==> try-sierra: inputs <==
Design clk_ctrl, start of the top module:
module clk_ctrl
(
	input				wire				clk_i					,
	input				wire				rstn_i				,	
	input				wire	[15:0]	freq						,
	output			reg				dds1_o					,
	output			reg				dds_o						
);
clock: 70.0 ns
lec_check: 0
cap_margin: 20
core_margin: 9
core_utilization: 40
cts_cluster_diameter: 327
cts_cluster_size: 96
place_density_lb_addon: 0.06
slew_margin: 0
tns_end_percent: 25
run.sh (not shown) runs the stock make flow with config.mk's settings and CLKGATE_MAP_FILE=.
==> try-zinc: changes against try-sierra <==
==> flow/config.mk (replaced) <==
export PLATFORM = sky130hd
export DESIGN_NAME = clk_ctrl
export DESIGN_NICKNAME = clk_ctrl
export VERILOG_FILES = /design/flow/design.v
export SDC_FILE = /design/flow/constraint.sdc
export NUM_CORES = 4
export LEC_CHECK = 0
export ABC_AREA = 1
export CAP_MARGIN = 20
export CORE_MARGIN = 2
export CORE_UTILIZATION = 72
export CTS_CLUSTER_DIAMETER = 377
export CTS_CLUSTER_SIZE = 90
export HOLD_SLACK_MARGIN = 0.29
export SLEW_MARGIN = 20
==> flow/constraint.sdc (replaced) <==
create_clock -name core_clock -period 48.6 [get_ports {clk_i}]
set_input_delay 9.7200 -clock core_clock [delete_from_list [all_inputs] [get_ports {clk_i}]]
set_output_delay 9.7200 -clock core_clock [all_outputs]
set_load 0.01 [all_outputs]
==> try-raven: changes against try-sierra <==
==> flow/config.mk (replaced) <==
export PLATFORM = sky130hd
export DESIGN_NAME = clk_ctrl
export DESIGN_NICKNAME = clk_ctrl
export VERILOG_FILES = /design/flow/design.v
export SDC_FILE = /design/flow/constraint.sdc
export NUM_CORES = 4
export LEC_CHECK = 0
export CAP_MARGIN = 40
export CORE_MARGIN = 2
export CORE_UTILIZATION = 72
export MAX_ROUTING_LAYER = met4
export SETUP_SLACK_MARGIN = -1.88
export SLEW_MARGIN = 20
==> flow/constraint.sdc (replaced) <==
create_clock -name core_clock -period 64.9 [get_ports {clk_i}]
set_input_delay 12.9800 -clock core_clock [delete_from_list [all_inputs] [get_ports {clk_i}]]
set_output_delay 12.9800 -clock core_clock [all_outputs]
set_load 0.01 [all_outputs]
==> try-garnet: changes against try-sierra <==
==> flow/config.mk (replaced) <==
export PLATFORM = sky130hd
export DESIGN_NAME = clk_ctrl
export DESIGN_NICKNAME = clk_ctrl
export VERILOG_FILES = /design/flow/design.v
export SDC_FILE = /design/flow/constraint.sdc
export NUM_CORES = 4
export LEC_CHECK = 0
export ABC_AREA = 1
export CAP_MARGIN = 20
export CORE_ASPECT_RATIO = 1.22
export CORE_MARGIN = 2
export CORE_UTILIZATION = 71
export CTS_CLUSTER_SIZE = 100
export PLACE_DENSITY = 0.4
export SLEW_MARGIN = 20
export TNS_END_PERCENT = 10
==> flow/constraint.sdc (replaced) <==
create_clock -name core_clock -period 38.5 [get_ports {clk_i}]
set_input_delay 7.7000 -clock core_clock [delete_from_list [all_inputs] [get_ports {clk_i}]]
set_output_delay 7.7000 -clock core_clock [all_outputs]
set_load 0.01 [all_outputs]
==> results <==
metric                                                                             try-zinc                 try-garnet                   try-raven               try-sierra
Result of the run                                                 aborted with a tool error  aborted with a tool error  complete, but fails checks  complete, no violations
Stage where the flow stopped                                                 global routing         detailed placement                           -                        -
Violated checks                                                                           -                          -        negative setup slack                        -
Via count                                                                                 -                          -                       60500                    54500
Final std cell area, no fill                                                              -                          -                  0.0634 mm²               0.0607 mm²
Xor and xnor fraction of the mapped netlist area                                     0.0545                     0.0545                       0.102                    0.102
Routed wl met3                                                                            -                          -                     14.2 mm                  4.82 mm
Clock tree buffer count of the final layout                                               -                          -                          10                        9
Ratio of final minimum period to clock period                                             -                          -                        1.03                    0.963
Cell type with the largest total area after synthesis              sky130_fd_sc_hd__nand2_1   sky130_fd_sc_hd__nand2_1       sky130_fd_sc_hd__fa_1    sky130_fd_sc_hd__fa_1
Number of standard cells reported by yosys                                             7835                       7835                        7093                     7093
Cell with the largest stage delay on the worst path                                       -                          -     sky130_fd_sc_hd__o41a_2    sky130_fd_sc_hd__fa_2
Sequential fraction of total cell area                                                    -                          -                      0.0261                   0.0272
Area reported by Yosys stat                                                      0.0514 mm²                 0.0514 mm²                  0.0558 mm²               0.0558 mm²
Multi-input gate share of total cell area                                                 -                          -                       0.799                    0.838
Most common cell in the synthesized netlist                        sky130_fd_sc_hd__nand2_1   sky130_fd_sc_hd__nand2_1      sky130_fd_sc_hd__inv_1   sky130_fd_sc_hd__inv_1
Detailed-routing iteration count for the pre-antenna-repair pass                          -                          -                           7                        6

* * *

==> job 3243: inputs <==
==> flow/design.v <==
module clk_ctrl
(
	input				wire				clk_i					,
	input				wire				rstn_i				,	
	input				wire	[15:0]	freq						,
	output			reg				dds1_o					,
	output			reg				dds_o						
);
reg	[31:0]	cnt;
wire	[63:0]	add;
assign add =freq*32'd4294967295/16'd30000;
always@(posedge clk_i or negedge rstn_i)
	if(rstn_i ==1'b0)
		cnt <=32'd0;
	else
		cnt <=cnt +add; 
always@(posedge clk_i or negedge rstn_i)
	if(rstn_i ==1'b0)
		dds_o <=1'b0;
	else if(cnt >=32'd2147483648)
		dds_o <=1'b1;
	else
		dds_o <=1'b0;		
reg	[31:0]	cnt1;
wire	[63:0]	add1;
assign add1 =(freq/8'd36)*32'd4294967295/16'd3000;
always@(posedge clk_i or negedge rstn_i)
	if(rstn_i ==1'b0)
		cnt1 <=32'd0;
	else
		cnt1 <=cnt1 +add1; 
always@(posedge clk_i or negedge rstn_i)
	if(rstn_i ==1'b0)
		dds1_o <=1'b0;
	else if(cnt1 >=32'd2147483648)
		dds1_o <=1'b1;
	else
		dds1_o <=1'b0;		
endmodule
==> flow/run.sh <==
#!/bin/bash
# the make line also repeats each setting of config.mk as NAME=value (left out here)
make -C /OpenROAD-flow-scripts/flow DESIGN_CONFIG=/design/flow/config.mk WORK_HOME=/design/flow/orfs CLKGATE_MAP_FILE= finish
==> flow/config.mk <==
export PLATFORM = sky130hd
export DESIGN_NAME = clk_ctrl
export DESIGN_NICKNAME = clk_ctrl
export VERILOG_FILES = /design/flow/design.v
export SDC_FILE = /design/flow/constraint.sdc
export NUM_CORES = 4
export LEC_CHECK = 0
export CAP_MARGIN = 20
export CELL_PAD_IN_SITES_DETAIL_PLACEMENT = 0
export CELL_PAD_IN_SITES_GLOBAL_PLACEMENT = 1
export CORE_ASPECT_RATIO = 1.98
export CORE_MARGIN = 2
export CORE_UTILIZATION = 58
export CTS_CLUSTER_DIAMETER = 399
export CTS_CLUSTER_SIZE = 98
export GPL_ROUTABILITY_DRIVEN = 1
export HOLD_SLACK_MARGIN = 0.06
export MAX_ROUTING_LAYER = met4
export SETUP_SLACK_MARGIN = 1.27
export SLEW_MARGIN = 10
export TNS_END_PERCENT = 25
==> flow/constraint.sdc <==
create_clock -name core_clock -period 115.0 [get_ports {clk_i}]
set_input_delay 23.0000 -clock core_clock [delete_from_list [all_inputs] [get_ports {clk_i}]]
set_output_delay 23.0000 -clock core_clock [all_outputs]
set_load 0.01 [all_outputs]
==> job 9989 (differences from job 3243) <==
- CELL_PAD_IN_SITES_GLOBAL_PLACEMENT: 1 -> not set
- CORE_ASPECT_RATIO: 1.98 -> 0.93
- CORE_UTILIZATION: 58 -> 65
- CTS_CLUSTER_DIAMETER: 399 -> 341
- CTS_CLUSTER_SIZE: 98 -> not set
- HOLD_SLACK_MARGIN: 0.06 -> not set
- SETUP_SLACK_MARGIN: 1.27 -> 0.88
- SLEW_MARGIN: 10 -> 20
- TNS_END_PERCENT: 25 -> 55
==> flow/constraint.sdc (replaced) <==
create_clock -name core_clock -period 60.2 [get_ports {clk_i}]
set_input_delay 12.0400 -clock core_clock [delete_from_list [all_inputs] [get_ports {clk_i}]]
set_output_delay 12.0400 -clock core_clock [all_outputs]
set_load 0.01 [all_outputs]
==> job 7986 (differences from job 3243) <==
- CELL_PAD_IN_SITES_DETAIL_PLACEMENT: 0 -> not set
- CELL_PAD_IN_SITES_GLOBAL_PLACEMENT: 1 -> not set
- CORE_ASPECT_RATIO: 1.98 -> not set
- CORE_UTILIZATION: 58 -> 40
- CTS_CLUSTER_DIAMETER: 399 -> 325
- GPL_ROUTABILITY_DRIVEN: 1 -> not set
- HOLD_SLACK_MARGIN: 0.06 -> not set
- MAX_ROUTING_LAYER: met4 -> not set
- SETUP_SLACK_MARGIN: 1.27 -> not set
- SLEW_MARGIN: 10 -> 20
- TNS_END_PERCENT: 25 -> 15
==> flow/constraint.sdc (replaced) <==
create_clock -name core_clock -period 70.0 [get_ports {clk_i}]
set_input_delay 14.0000 -clock core_clock [delete_from_list [all_inputs] [get_ports {clk_i}]]
set_output_delay 14.0000 -clock core_clock [all_outputs]
set_load 0.01 [all_outputs]
==> job 2575 (differences from job 3243) <==
- CELL_PAD_IN_SITES_GLOBAL_PLACEMENT: 1 -> not set
- CORE_ASPECT_RATIO: 1.98 -> 0.93
- CORE_UTILIZATION: 58 -> 59
- CTS_CLUSTER_DIAMETER: 399 -> 341
- CTS_CLUSTER_SIZE: 98 -> not set
- GPL_ROUTABILITY_DRIVEN: 1 -> 0
- HOLD_SLACK_MARGIN: 0.06 -> 0.12
- SETUP_SLACK_MARGIN: 1.27 -> 5.0
- SLEW_MARGIN: 10 -> 20
- TNS_END_PERCENT: 25 -> 55
==> comparison table <==
metric	job 3243	job 9989	job 2575	job 7986
Outcome	finished clean	failed layout checks	finished clean	finished clean
Reasons for failing layout checks	-	setup timing	-	-
Placed cell area	55440 um2	66370 um2	55450 um2	57820 um2
Met3 wire len	4325 um	17360 um	9015 um	6488 um
Final setup violation count	0	28	0	0
Slowest CP cell	sky130_fd_sc_hd__xor2_1	sky130_fd_sc_hd__or4_4	sky130_fd_sc_hd__clkdlybuf4s50_1	sky130_fd_sc_hd__fa_2
Tightest Pin Transition	1171 ps	1169 ps	1064 ps	1125 ps
Drt pass-1 iters	6	15	6	6
Launch instance of the worst register-to-register path	cnt[1]	cnt[1]	cnt[0]	cnt[0]
Met3 usage	0.02747	0.04409	0.03571	0.01502
CP Data Required Time	115360 ps	60510 ps	115330 ps	70270 ps
Number of antenna violations at the first check in global routing	0	1	2	2
Area of the die	98820 um2	88180 um2	97020 um2	142500 um2
Dpl ws	27160 ps	-3664 ps	26950 ps	-1415 ps
Core outline area	95690 um2	84930 um2	93510 um2	139000 um2
Cell occurring most often along the worst timing path	sky130_fd_sc_hd__a21oi_1	sky130_fd_sc_hd__buf_4	sky130_fd_sc_hd__a21oi_1	sky130_fd_sc_hd__a21oi_1
Relative slew margins	0.2084	0.2148	0.2852	0.2477
Total length of routed met2 wires	95080 um	92800 um	67900 um	78500 um
Startpoint of the tightest hold check path	cnt[31]	cnt[31]	cnt1[31]	cnt1[31]
Startpoint of the most critical setup path	freq[4]	freq[5]	freq[9]	freq[4]
Buf+Inv Stages, Crit Path	27	49	22	30
Combinational share of cell area	0.8867	0.7411	0.8867	0.8427
Number of tap cells inserted	1215	1102	1265	1876

* * *

==> trial 47 <==
// clk_ctrl: RTL as listed in full above, without the edits since
Settings: LEC_CHECK=0, CAP_MARGIN=35, CORE_MARGIN=2, CORE_UTILIZATION=40, GPL_ROUTABILITY_DRIVEN=0, GPL_TIMING_DRIVEN=0, SLEW_MARGIN=10; clock period 70.0 ns.
==> trial 62: changes against trial 47 <==
CAP_MARGIN = 20   (was 35)
GPL_ROUTABILITY_DRIVEN = not set   (was 0)
GPL_TIMING_DRIVEN = not set   (was 0)
HOLD_SLACK_MARGIN = -0.05   (was not set)
MAX_ROUTING_LAYER = met4   (was not set)
SETUP_SLACK_MARGIN = 5.0   (was not set)
SLEW_MARGIN = 20   (was 10)
==> flow/constraint.sdc (replaced) <==
create_clock -name core_clock -period 90.8 [get_ports {clk_i}]
set_input_delay 18.1600 -clock core_clock [delete_from_list [all_inputs] [get_ports {clk_i}]]
set_output_delay 18.1600 -clock core_clock [all_outputs]
set_load 0.01 [all_outputs]
==> build 96: changes against trial 47 <==
CAP_MARGIN = 20   (was 35)
CORE_UTILIZATION = 65   (was 40)
GPL_ROUTABILITY_DRIVEN = not set   (was 0)
GPL_TIMING_DRIVEN = not set   (was 0)
MAX_ROUTING_LAYER = met4   (was not set)
SLEW_MARGIN = 20   (was 10)
==> build 64: changes against trial 47 <==
ABC_AREA = 1   (was not set)
CAP_MARGIN = 20   (was 35)
CORE_UTILIZATION = 72   (was 40)
CTS_CLUSTER_SIZE = 90   (was not set)
GPL_ROUTABILITY_DRIVEN = not set   (was 0)
GPL_TIMING_DRIVEN = not set   (was 0)
SLEW_MARGIN = 20   (was 10)
==> flow/constraint.sdc (replaced) <==
create_clock -name core_clock -period 57.4 [get_ports {clk_i}]
set_input_delay 11.4800 -clock core_clock [delete_from_list [all_inputs] [get_ports {clk_i}]]
set_output_delay 11.4800 -clock core_clock [all_outputs]
set_load 0.01 [all_outputs]
==> results <==
| quantity | trial 47 | trial 62 | build 64 | build 96 |
|---|---|---|---|---|
| Setup repair after global routing missed its margin | - | false | - | true |
| Worst r2r src | cnt[1] | cnt[1] | cnt[2] | cnt[1] |
| Mux cell area share after synthesis | 3.54% | 3.54% | 0.0414% | 3.54% |
| Simple-gate portion of the synthesized area | 20.7% | 20.7% | 52.5% | 20.7% |
| Met2 wire length | 80.0 mm | 74.2 mm | 75.8 mm | 74.6 mm |
| Post-synthesis area per instance | 7.86 sq um | 7.86 sq um | 6.56 sq um | 7.86 sq um |
| Tapcells inserted | 1,876 | 1,876 | 940 | 1,144 |
| Dominant cell area share | 9.33% | 9.33% | 14.1% | 9.33% |
| Tally of unique sky130hd cells used after synthesis | 223 | 223 | 84 | 223 |
| Data arrival time of the worst path | 68.55 ns | 80.70 ns | 58.03 ns | 68.04 ns |
| Destination of the critical timing path | cnt1[30] | cnt1[31] | cnt1[31] | cnt1[30] |
| Status | complete, no violations | complete, no violations | complete, but fails checks | complete, no violations |
| Reasons for failing layout checks | - | - | negative setup slack | - |
| First drt pass iteration count | 6 | 6 | 12 | 8 |
| Count of clock-net buffers in the final layout | 9 | 10 | 9 | 9 |
| Most repeated cell in the gate-level netlist after synthesis | sky130_fd_sc_hd__inv_1 | sky130_fd_sc_hd__inv_1 | sky130_fd_sc_hd__nand2_1 | sky130_fd_sc_hd__inv_1 |
| Buffer count excluding the clock tree in the final layout | 535 | 57 | 493 | 389 |
| Met1 Use GR | 29.3% | 29.6% | 43.0% | 46.6% |
| Final-report setup violation count | 0 | 0 | 4 | 0 |

* * *

==> v39: inputs <==
Starts from the design.v that is shown in full above.
clock: 115.0 ns
lec_check: 0
abc_area: 1
cap_margin: 10
cell_pad_in_sites_detail_placement: 0
core_aspect_ratio: 0.93
core_margin: 2
core_utilization: 58
cts_cluster_diameter: 194
gpl_routability_driven: 1
hold_slack_margin: 0.12
max_routing_layer: met4
min_routing_layer: met2
setup_slack_margin: 5.0
slew_margin: 20
tns_end_percent: 55
==> v10: changes against v39 <==
- ABC_AREA: 1 -> unset
- CAP_MARGIN: 10 -> 20
- CORE_UTILIZATION: 58 -> 71
- CTS_CLUSTER_DIAMETER: 194 -> 341
- CTS_CLUSTER_SIZE: unset -> 41
- HOLD_SLACK_MARGIN: 0.12 -> unset
- MIN_ROUTING_LAYER: met2 -> unset
- SETUP_SLACK_MARGIN: 5.0 -> 0.88
- TNS_END_PERCENT: 55 -> 100
==> flow/constraint.sdc (replaced) <==
create_clock -name core_clock -period 60.2 [get_ports {clk_i}]
set_input_delay 12.0400 -clock core_clock [delete_from_list [all_inputs] [get_ports {clk_i}]]
set_output_delay 12.0400 -clock core_clock [all_outputs]
set_load 0.01 [all_outputs]
==> v23: changes against v39 <==
- ABC_AREA: 1 -> unset
- CAP_MARGIN: 10 -> 20
- CELL_PAD_IN_SITES_GLOBAL_PLACEMENT: unset -> 1
- CORE_ASPECT_RATIO: 0.93 -> 0.5
- CTS_CLUSTER_DIAMETER: 194 -> 399
- CTS_CLUSTER_SIZE: unset -> 98
- HOLD_SLACK_MARGIN: 0.12 -> unset
- MIN_ROUTING_LAYER: met2 -> unset
- PLACE_DENSITY: unset -> 0.35
- SETUP_SLACK_MARGIN: 5.0 -> 1.27
- SLEW_MARGIN: 20 -> 10
- TNS_END_PERCENT: 55 -> 25
==> comparison <==
v39 finished with timing, DRC and antenna clean. v10 died in 5_1_grt. v23 completed without violations. Of v39 and v23, v23 has the higher hold slack (gap 0.0044 ns). Between v23 and v39, the lower worst setup slack is in v23 (gap 8.5 ns). Between v39 and v23, the lower routed wire length is in v39 (gap 16%, measured against v23). Between v23 and v39, the lower via count is in v23 (gap 20%, measured against v39).
==> figures <==
item	v10	v39	v23
Number of vias in the routed layout	-	68393	54422
Non-clock inverter count	-	1325	582
CP Capture Point	-	cnt1[31]	cnt1[31]
Final core occ	-	60.1%	58.5%
Multi-input logic area	-	0.0441 sq mm	0.0494 sq mm
Outcome	stopped before the end	no timing/DRC/antenna violations	no timing/DRC/antenna violations
Last stage reached	5_1_grt	-	-
Start point of the critical path	-	freq[5]	freq[5]
Post-CTS Setup Bufs	231	0	0
Slew at the pin with the worst max-slew slack	-	1.06 ns	1.14 ns
